## cordic
module cordic #(parameter WIDTH = 32, ITER = 16)(
    input clk,
    input rst,
    input start,
    input mode,  
    input signed [WIDTH-1:0] x_in,
    input signed [WIDTH-1:0] y_in,
    input signed [WIDTH-1:0] z_in,
    output reg signed [WIDTH-1:0] x_out,
    output reg signed [WIDTH-1:0] y_out,
    output reg signed [WIDTH-1:0] z_out,
    output reg done
);
Size in the first run: about 3000 cells after synthesis, ~200 flip-flops, ~200 I/O pins, ~0.019 mm^2 of cells after synthesis.
clock: 7.0 ns
lec_check: 0
abc_area: 1
cap_margin: 20
cell_pad_in_sites_detail_placement: 1
core_margin: 2
core_utilization: 63
gpl_routability_driven: 1
hold_slack_margin: 0.08
max_routing_layer: met4
min_routing_layer: met1
place_density: 0.57
setup_slack_margin: 1.53
slew_margin: 20
run.sh (not shown) runs the stock make flow with config.mk's settings and CLKGATE_MAP_FILE=.
The starting point died in detailed placement (3_5_place_dp) (DPL-0033).
Rerun with:
==> flow/config.mk (replaced) <==
export PLATFORM = sky130hd
export DESIGN_NAME = cordic
export DESIGN_NICKNAME = cordic
export VERILOG_FILES = /design/flow/design.v
export SDC_FILE = /design/flow/constraint.sdc
export NUM_CORES = 4
export LEC_CHECK = 0
export ABC_AREA = 1
export CAP_MARGIN = 35
export CORE_MARGIN = 2
export CORE_UTILIZATION = 40
export CTS_CLUSTER_SIZE = 89
export GPL_ROUTABILITY_DRIVEN = 0
export GPL_TIMING_DRIVEN = 0
export SLEW_MARGIN = 15
export TNS_END_PERCENT = 5
Effect:
- Now the flow ran to the end with no violations
- area after synthesis does not change
- die area rose by well over a third
- synthesized cell count stays the same
Rerun with:
==> flow/config.mk (replaced) <==
export PLATFORM = sky130hd
export DESIGN_NAME = cordic
export DESIGN_NICKNAME = cordic
export VERILOG_FILES = /design/flow/design.v
export SDC_FILE = /design/flow/constraint.sdc
export NUM_CORES = 4
export LEC_CHECK = 0
export ABC_AREA = 1
export CAP_MARGIN = 25
export CELL_PAD_IN_SITES_DETAIL_PLACEMENT = 1
export CELL_PAD_IN_SITES_GLOBAL_PLACEMENT = 3
export CORE_MARGIN = 2
export CORE_UTILIZATION = 63
export CTS_CLUSTER_DIAMETER = 67
export GPL_ROUTABILITY_DRIVEN = 0
export MAX_ROUTING_LAYER = met4
export PLACE_DENSITY_LB_ADDON = 0.2
export SLEW_MARGIN = 20
==> flow/constraint.sdc (replaced) <==
create_clock -name core_clock -period 7.1 [get_ports {clk}]
set_input_delay 1.4200 -clock core_clock [delete_from_list [all_inputs] [get_ports {clk}]]
set_output_delay 1.4200 -clock core_clock [all_outputs]
set_load 0.01 [all_outputs]
Effect: This time the run never finished: it broke off in global placement without I/O (3_1_place_gp_skip_io). Die size came out lower by 36%. Synthesized cell count is unchanged. Area after synthesis does not change.
Rerun with:
==> flow/config.mk (replaced) <==
export PLATFORM = sky130hd
export DESIGN_NAME = cordic
export DESIGN_NICKNAME = cordic
export VERILOG_FILES = /design/flow/design.v
export SDC_FILE = /design/flow/constraint.sdc
export NUM_CORES = 4
export LEC_CHECK = 0
export ABC_AREA = 1
export CAP_MARGIN = 20
export CELL_PAD_IN_SITES_DETAIL_PLACEMENT = 1
export CORE_MARGIN = 2
export CORE_UTILIZATION = 63
export GPL_ROUTABILITY_DRIVEN = 1
export GPL_TIMING_DRIVEN = 0
export HOLD_SLACK_MARGIN = 0.08
export MAX_ROUTING_LAYER = met4
export MIN_ROUTING_LAYER = met1
export PLACE_DENSITY = 0.57
export SLEW_MARGIN = 20
==> flow/constraint.sdc (replaced) <==
create_clock -name core_clock -period 4.31 [get_ports {clk}]
set_input_delay 0.8620 -clock core_clock [delete_from_list [all_inputs] [get_ports {clk}]]
set_output_delay 0.8620 -clock core_clock [all_outputs]
set_load 0.01 [all_outputs]
What happened:
- Now the flow never finished: it broke off in detailed placement (3_5_place_dp)
- synthesized area does not change
- die size stays the same
- synthesized cell count is unchanged

* * *

The RTL this note starts from:
==> flow/design.v <==
module cordic #(parameter WIDTH = 32, ITER = 16)(
    input clk,
    input rst,
    input start,
    input mode,  
    input signed [WIDTH-1:0] x_in,
    input signed [WIDTH-1:0] y_in,
    input signed [WIDTH-1:0] z_in,
    output reg signed [WIDTH-1:0] x_out,
    output reg signed [WIDTH-1:0] y_out,
    output reg signed [WIDTH-1:0] z_out,
    output reg done
);
    localparam signed [WIDTH-1:0] K = 32'sd19898;   
    localparam IDLE = 2'd0, PROCESS = 2'd1, DONE = 2'd2;
    reg signed [WIDTH-1:0] x, y, z;
    reg [4:0] i;
    reg [1:0] state;
    reg mode_r;  
    function signed [WIDTH-1:0] atan_table;
        input [3:0] idx;
        case (idx)
            4'd0:  atan_table = 32'sd25736;
            4'd1:  atan_table = 32'sd15192;
            4'd2:  atan_table = 32'sd8027;
            4'd3:  atan_table = 32'sd4074;
            4'd4:  atan_table = 32'sd2045;
            4'd5:  atan_table = 32'sd1023;
            4'd6:  atan_table = 32'sd511;
            4'd7:  atan_table = 32'sd256;
            4'd8:  atan_table = 32'sd128;
            4'd9:  atan_table = 32'sd64;
            4'd10: atan_table = 32'sd32;
            4'd11: atan_table = 32'sd16;
            4'd12: atan_table = 32'sd8;
            4'd13: atan_table = 32'sd4;
            4'd14: atan_table = 32'sd2;
            default: atan_table = 32'sd1;
        endcase
    endfunction
    always @(posedge clk or posedge rst) begin
        if (rst) begin
            state <= IDLE;
            done <= 0;
            x <= 0; y <= 0; z <= 0;
            x_out <= 0; y_out <= 0; z_out <= 0;
            i <= 0;
            mode_r <= 0;
        end 
        else begin
            case (state)
                IDLE: begin
                    done <= 0;
                    if (start) begin
                        x <= mode ? x_in : K;
                        y <= mode ? y_in : 0;
                        z <= mode ? 0 : z_in;
                        mode_r <= mode;
                        i <= 0;
                        state <= PROCESS;
                    end
                end
                PROCESS: begin
                    if (i < ITER) begin
                        if ((mode_r == 0 && z >= 0) || (mode_r == 1 && y < 0)) begin
                            x <= x - (y >>> i);
                            y <= y + (x >>> i);
                            z <= z - atan_table(i[3:0]);
                        end 
                        else begin
                            x <= x + (y >>> i);
                            y <= y - (x >>> i);
                            z <= z + atan_table(i[3:0]);
                        end
                        i <= i + 1;
                    end 
                    else begin
                        x_out <= x;
                        y_out <= y;
                        z_out <= z;
                        done <= 1;
                        state <= DONE;
                    end
                end
                DONE: begin
                    done <= 0;      
                    state <= IDLE;   
                end
            endcase
        end
    end
endmodule
clock: 7.1 ns
lec_check: 0
cap_margin: 25
cell_pad_in_sites_detail_placement: 0
core_margin: 2
core_utilization: 63
max_routing_layer: met5
setup_slack_margin: 0.56
slew_margin: 20
Rerun with:
==> flow/config.mk (replaced) <==
export PLATFORM = sky130hd
export DESIGN_NAME = cordic
export DESIGN_NICKNAME = cordic
export VERILOG_FILES = /design/flow/design.v
export SDC_FILE = /design/flow/constraint.sdc
export NUM_CORES = 4
export LEC_CHECK = 0
export ABC_AREA = 1
export CAP_MARGIN = 20
export CORE_MARGIN = 2
export CORE_UTILIZATION = 72
export CTS_CLUSTER_DIAMETER = 272
export CTS_CLUSTER_SIZE = 97
export PLACE_DENSITY = 0.42
export SLEW_MARGIN = 20
export TNS_END_PERCENT = 5
==> flow/constraint.sdc (replaced) <==
create_clock -name core_clock -period 3.77 [get_ports {clk}]
set_input_delay 0.7540 -clock core_clock [delete_from_list [all_inputs] [get_ports {clk}]]
set_output_delay 0.7540 -clock core_clock [all_outputs]
set_load 0.01 [all_outputs]
=>
- With this change the flow ended with an error in detailed placement, error DPL-0033
- die area drops by 11%
- synthesized area increases by about 1.5%
- synthesized cell count grows by 42%
Rerun with:
--- a/flow/config.mk
+++ b/flow/config.mk
@@ -8,8 +8,9 @@
 export ABC_AREA = 1
 export CAP_MARGIN = 20
+export CORE_ASPECT_RATIO = 1.47
 export CORE_MARGIN = 2
 export CORE_UTILIZATION = 72
 export CTS_CLUSTER_DIAMETER = 272
-export CTS_CLUSTER_SIZE = 97
+export CTS_CLUSTER_SIZE = 13
 export PLACE_DENSITY = 0.42
 export SLEW_MARGIN = 20
What happened: The new run stopped in clock tree synthesis (DPL-0038); die area hardly moves; synthesized cell count is unchanged; synthesized area does not change.
Rerun with:
==> flow/config.mk (replaced) <==
export PLATFORM = sky130hd
export DESIGN_NAME = cordic
export DESIGN_NICKNAME = cordic
export VERILOG_FILES = /design/flow/design.v
export SDC_FILE = /design/flow/constraint.sdc
export NUM_CORES = 4
export LEC_CHECK = 0
export CAP_MARGIN = 20
export CORE_MARGIN = 2
export CORE_UTILIZATION = 72
export CTS_CLUSTER_DIAMETER = 93
export PLACE_DENSITY_LB_ADDON = 0.0
export SETUP_SLACK_MARGIN = 1.73
export SLEW_MARGIN = 20
==> flow/constraint.sdc (replaced) <==
create_clock -name core_clock -period 5.85 [get_ports {clk}]
set_input_delay 1.1700 -clock core_clock [delete_from_list [all_inputs] [get_ports {clk}]]
set_output_delay 1.1700 -clock core_clock [all_outputs]
set_load 0.01 [all_outputs]
Outcome: This time the run aborted during global routing. Die area goes down slightly. Synthesized cell count decreases by a quarter to a third. Synthesized area came out lower slightly.
Rerun with:
--- a/flow/config.mk
+++ b/flow/config.mk
@@ -8,7 +8,6 @@
 export CAP_MARGIN = 20
 export CORE_MARGIN = 2
-export CORE_UTILIZATION = 72
-export CTS_CLUSTER_DIAMETER = 93
-export PLACE_DENSITY_LB_ADDON = 0.0
-export SETUP_SLACK_MARGIN = 1.73
+export CORE_UTILIZATION = 66
+export SETUP_SLACK_MARGIN = -0.46
 export SLEW_MARGIN = 20
+export TNS_END_PERCENT = 5
This time the run completed, yet does not pass: negative setup slack; synthesized area stays the same; die area rises by 8.9%; synthesized cell count is unchanged.
Rerun with:
--- a/flow/config.mk
+++ b/flow/config.mk
@@ -8,6 +8,4 @@
 export CAP_MARGIN = 20
 export CORE_MARGIN = 2
-export CORE_UTILIZATION = 66
-export SETUP_SLACK_MARGIN = -0.46
+export CORE_UTILIZATION = 40
 export SLEW_MARGIN = 20
-export TNS_END_PERCENT = 5
==> flow/constraint.sdc (replaced) <==
create_clock -name core_clock -period 6.68 [get_ports {clk}]
set_input_delay 1.3360 -clock core_clock [delete_from_list [all_inputs] [get_ports {clk}]]
set_output_delay 1.3360 -clock core_clock [all_outputs]
set_load 0.01 [all_outputs]
After rerunning: This time the run ran to the end with no violations. Flip-flop count does not change. Global-route usage is lower by 19 points. Clock skew is lower by 0.015 ns. Die size is higher by 63%. Worst setup slack gets better by 0.63 ns. Utilization is lower by 35 points. Synthesized area stays the same.

* * *

== indigo ==
RTL: the design.v shown in full above, as it stands there.
clock: 5.2 ns
lec_check: 0
cap_margin: 20
core_margin: 2
core_utilization: 65
setup_slack_margin: 1.42
slew_margin: 20
indigo did not make it past global routing, where a tool error ended it.
### indigo -> maple
- a change of CAP_MARGIN from 20 to 35
- an added GPL_TIMING_DRIVEN of 0
- an added TNS_END_PERCENT of 5
- an added ABC_AREA of 1
- a deleted SETUP_SLACK_MARGIN that had been 1.42
- a change of CORE_UTILIZATION from 65 to 40
- a change of the clock period (ns, I/O delays scaled along) from 5.2 to 7.0
[summary]
Parity-gate share of the synthesized area counting xor and xnor cells down 1.9 points in maple wrt indigo. Summary of indigo and maple: one run falls short of a clean finish, namely indigo. No final results exist for indigo, since it was stopped by error GRT-0232 during global routing. Number of register bits inferred by synthesis: indigo vs maple identical. indigo → maple: effective utilization at floorplan now sits lower, total number of placement rows now sits higher, area figure in the yosys stat output now sits higher, final estimated routing congestion in global placement now sits lower. Against indigo, maple comes in 280 sq um higher on post-synth design cell area.
Input-level comparison between garnet and maple:
- swapping 35 for 25 in CAP_MARGIN
- swapping 40 for 72 in CORE_UTILIZATION
- putting MAX_ROUTING_LAYER at met5 where nothing was set
- putting CTS_CLUSTER_SIZE at 15 where nothing was set
- clearing TNS_END_PERCENT, which used to be 5
- putting SETUP_SLACK_MARGIN at 1.44 where nothing was set
- putting HOLD_SLACK_MARGIN at 0.29 where nothing was set
- clearing GPL_TIMING_DRIVEN, which used to be 0
- putting CELL_PAD_IN_SITES_DETAIL_PLACEMENT at 0 where nothing was set
- swapping 7.0 for 4.8 in the clock period (ns, I/O delays scaled along)
--- outcome ---
- garnet failed in global routing with DPL-0038.
- Compared with maple, garnet shows placer congestion estimate that has gone up by more than 10%.
- maple → garnet: floorplan die height down 56 um; number of rows in the core area down 26%; number of CTS-inserted buffers down about 8%.
- Post-synthesis share of cell area spent on and-or and or-and gates came out exactly the same in garnet and maple.
- Min placement-stage worst setup slack across garnet and maple: garnet
- Between garnet and maple, the placed cell area figures differ only marginally.
- Measured against each other, garnet and maple differ in overall die width, the higher figure coming from maple.
- Measured against maple, the die size of garnet comes out at 0.56 times the reference value.

* * *

== zinc ==
Starts from the design.v that is shown in full above.
==> flow/config.mk <==
export PLATFORM = sky130hd
export DESIGN_NAME = cordic
export DESIGN_NICKNAME = cordic
export VERILOG_FILES = /design/flow/design.v
export SDC_FILE = /design/flow/constraint.sdc
export NUM_CORES = 4
export LEC_CHECK = 0
export ABC_AREA = 0
export CAP_MARGIN = 35
export CELL_PAD_IN_SITES_DETAIL_PLACEMENT = 1
export CELL_PAD_IN_SITES_GLOBAL_PLACEMENT = 3
export CORE_ASPECT_RATIO = 0.68
export CORE_MARGIN = 10
export CORE_UTILIZATION = 40
export CTS_CLUSTER_SIZE = 77
export GPL_ROUTABILITY_DRIVEN = 1
export GPL_TIMING_DRIVEN = 0
export MIN_ROUTING_LAYER = met2
export SLEW_MARGIN = 15
export TNS_END_PERCENT = 5
==> flow/constraint.sdc <==
create_clock -name core_clock -period 7.0 [get_ports {clk}]
set_input_delay 1.4000 -clock core_clock [delete_from_list [all_inputs] [get_ports {clk}]]
set_output_delay 1.4000 -clock core_clock [all_outputs]
set_load 0.01 [all_outputs]
For zinc, the flow was terminated by a tool error in global routing and produced no final design.
Modified inputs, ember compared to zinc
# zinc
export LEC_CHECK = 0
export ABC_AREA = 0
export CAP_MARGIN = 35
export CELL_PAD_IN_SITES_DETAIL_PLACEMENT = 1
export CELL_PAD_IN_SITES_GLOBAL_PLACEMENT = 3
export CORE_ASPECT_RATIO = 0.68
export CORE_MARGIN = 10
export CORE_UTILIZATION = 40
export CTS_CLUSTER_SIZE = 77
export GPL_ROUTABILITY_DRIVEN = 1
export GPL_TIMING_DRIVEN = 0
export MIN_ROUTING_LAYER = met2
export SLEW_MARGIN = 15
export TNS_END_PERCENT = 5
create_clock -name core_clock -period 7.0 [get_ports {clk}]
# ember
export LEC_CHECK = 0
export CAP_MARGIN = 20
export CORE_MARGIN = 2
export CORE_UTILIZATION = 66
export SLEW_MARGIN = 20
create_clock -name core_clock -period 6.68 [get_ports {clk}]
==> results <==
- Between zinc and ember, cell resize tally after clock tree synthesis is lower for ember, zinc comes in above that.
- The flow ran to completion for all of zinc and ember but zinc, which stopped partway.
- Going from zinc to ember, vertical die dimension saw a decrease; area of the die now sits lower; TritonCTS buffer count now smaller; core area shrank by 0.019 mm^2.

* * *

// cordic: RTL as listed in full above, without the edits since
Settings: LEC_CHECK=0, ABC_AREA=1, CAP_MARGIN=25, CELL_PAD_IN_SITES_DETAIL_PLACEMENT=0, CORE_MARGIN=2, CORE_UTILIZATION=72, HOLD_SLACK_MARGIN=-0.1, MAX_ROUTING_LAYER=met5, PLACE_DENSITY=0.35, SETUP_SLACK_MARGIN=1.44, SLEW_MARGIN=20; clock period 4.8 ns.
The starting point aborted during 5_1_grt, error DPL-0038.
Rerun with:
- ABC_AREA: 1 -> not set
- CTS_CLUSTER_DIAMETER: not set -> 165
- CTS_CLUSTER_SIZE: not set -> 79
- HOLD_SLACK_MARGIN: -0.1 -> not set
- PLACE_DENSITY: 0.35 -> not set
- PLACE_DENSITY_LB_ADDON: not set -> 0.24
- SETUP_SLACK_MARGIN: 1.44 -> -0.35
- TNS_END_PERCENT: not set -> 5
- clock period: 4.8 -> 5.08 ns (I/O delays scaled with it)
The changed run stopped in 4_1_cts, error DPL-0033.
Die area drops by 1.4%.
Area after synthesis came out lower by 1.5%.
Synthesized cell count falls by 29%.
Rerun with:
- CAP_MARGIN: 25 -> 20
- CELL_PAD_IN_SITES_DETAIL_PLACEMENT: 0 -> not set
- CORE_ASPECT_RATIO: not set -> 0.91
- CTS_CLUSTER_DIAMETER: 165 -> 93
- MAX_ROUTING_LAYER: met5 -> not set
- PLACE_DENSITY_LB_ADDON: 0.24 -> 0.0
- SETUP_SLACK_MARGIN: -0.35 -> 1.73
- TNS_END_PERCENT: 5 -> not set
- clock period: 5.08 -> 5.85 ns (I/O delays scaled with it)
Effect: Now the flow failed in 5_1_grt on GRT-0232; area after synthesis stays the same; die area stays flat; synthesized cell count stays the same.
